==> inputs of run D <==
// Cfu
module Cfu (
    input               cmd_valid,
    output              cmd_ready,
    input      [9:0]    cmd_payload_function_id,
    input      [31:0]   cmd_payload_inputs_0,
    input      [31:0]   cmd_payload_inputs_1,
    output reg          rsp_valid,
    input               rsp_ready,
    output reg [31:0]   rsp_payload_outputs_0,
    input               reset,
    input               clk
);
    reg signed [31:0] InputOffset, FilterOffset;
    reg signed [31:0] accumulator;  
    reg signed [31:0] acc0, acc1, acc2, acc3;
    reg [31:0] global_input;
    wire [31:0] simd_input = (cmd_payload_function_id[9:3] == 7'd0) ? cmd_payload_inputs_0 : global_input;
    wire [31:0] simd_filter = (cmd_payload_function_id[9:3] == 7'd0) ? cmd_payload_inputs_1 : cmd_payload_inputs_0;
    wire signed [31:0] prod_0, prod_1, prod_2, prod_3;
    assign prod_0 = ($signed(simd_input[7 : 0]) + InputOffset) * ($signed(simd_filter[7 : 0]) + FilterOffset);
    assign prod_1 = ($signed(simd_input[15: 8]) + InputOffset) * ($signed(simd_filter[15: 8]) + FilterOffset);
    assign prod_2 = ($signed(simd_input[23:16]) + InputOffset) * ($signed(simd_filter[23:16]) + FilterOffset);
    assign prod_3 = ($signed(simd_input[31:24]) + InputOffset) * ($signed(simd_filter[31:24]) + FilterOffset);
    wire signed [31:0] sum_prods;
    assign sum_prods = prod_0 + prod_1 + prod_2 + prod_3;
    assign cmd_ready = ~rsp_valid;
    always @(posedge clk) begin
        if (reset) begin
            rsp_payload_outputs_0 <= 32'b0;
  ...
make LEC_CHECK=0 ABC_AREA=1 CAP_MARGIN=20 CORE_ASPECT_RATIO=0.5 CORE_MARGIN=2 CORE_UTILIZATION=72 CTS_CLUSTER_SIZE=10 PLACE_DENSITY=0.37 SLEW_MARGIN=20 TNS_END_PERCENT=5 finish   # period 5.89 ns
run.sh (not shown) runs the stock make flow with config.mk's settings and CLKGATE_MAP_FILE=.
==> run C: changes against run D <==
==> flow/config.mk (replaced) <==
export PLATFORM = sky130hd
export DESIGN_NAME = Cfu
export DESIGN_NICKNAME = Cfu
export VERILOG_FILES = /design/flow/design.v
export SDC_FILE = /design/flow/constraint.sdc
export NUM_CORES = 4
export LEC_CHECK = 0
export ABC_AREA = 1
export CAP_MARGIN = 30
export CELL_PAD_IN_SITES_DETAIL_PLACEMENT = 0
export CELL_PAD_IN_SITES_GLOBAL_PLACEMENT = 2
export CORE_MARGIN = 2
export CORE_UTILIZATION = 46
export CTS_CLUSTER_SIZE = 25
export GPL_TIMING_DRIVEN = 0
export MAX_ROUTING_LAYER = met4
export MIN_ROUTING_LAYER = met2
export PLACE_DENSITY = 0.79
export SETUP_SLACK_MARGIN = -0.0
export SLEW_MARGIN = 20
==> flow/constraint.sdc (replaced) <==
create_clock -name core_clock -period 16.3 [get_ports {clk}]
set_input_delay 3.2600 -clock core_clock [delete_from_list [all_inputs] [get_ports {clk}]]
set_output_delay 3.2600 -clock core_clock [all_outputs]
set_load 0.01 [all_outputs]
==> metrics.csv <==
stage,metric,value,unit
placed_design,post-place-ws,-4.14,ns
placed_design,place.gp.congestion,1.35,
placed_design,port_buffers,107,
die,fp.dieH,470,um
placed_design,placed_cell_area,106000,um^2
outcome,outcome,stopped before the end,
placed_design,post-dp-hpwl,383000,um
outcome,lastStage,global routing,
placed_design,dp_cells,16688,
grt,grt_util_met1,0,%
grt,use_met2,75.3,%
grt,grt_overflow,40,
die,fp_util,46.1,%
grt,busiest_layer,met3,
die,rows,171,
cts,postCtsSetupBuffers,104,
outcome,error,[ERROR GRT-0116] Global routing finished with congestion. Check the congestion regions in the DRC Viewer.,
grt,grt_usage,71.5,%
cts,cts_resized,569,
grt,use_met3,81.7,%
# the run above: run C

==> metrics.csv <==
stage,metric,value,unit
outcome,outcome,stopped before the end,
outcome,lastStage,global routing,
outcome,error,[ERROR GRT-0116] Global routing finished with congestion. Check the congestion regions in the DRC Viewer.,
grt,busiest_layer,met2,
cts,cts_resized,297,
grt,use_met2,98.9,%
grt,grt_util_met1,86.2,%
grt,grt_usage,85.9,%
placed_design,placed_cell_area,124000,um^2
placed_design,dp_cells,17817,
grt,grt_overflow,4687,
die,rows,96,
placed_design,port_buffers,108,
placed_design,post-place-ws,-8.64,ns
# the run above: run D

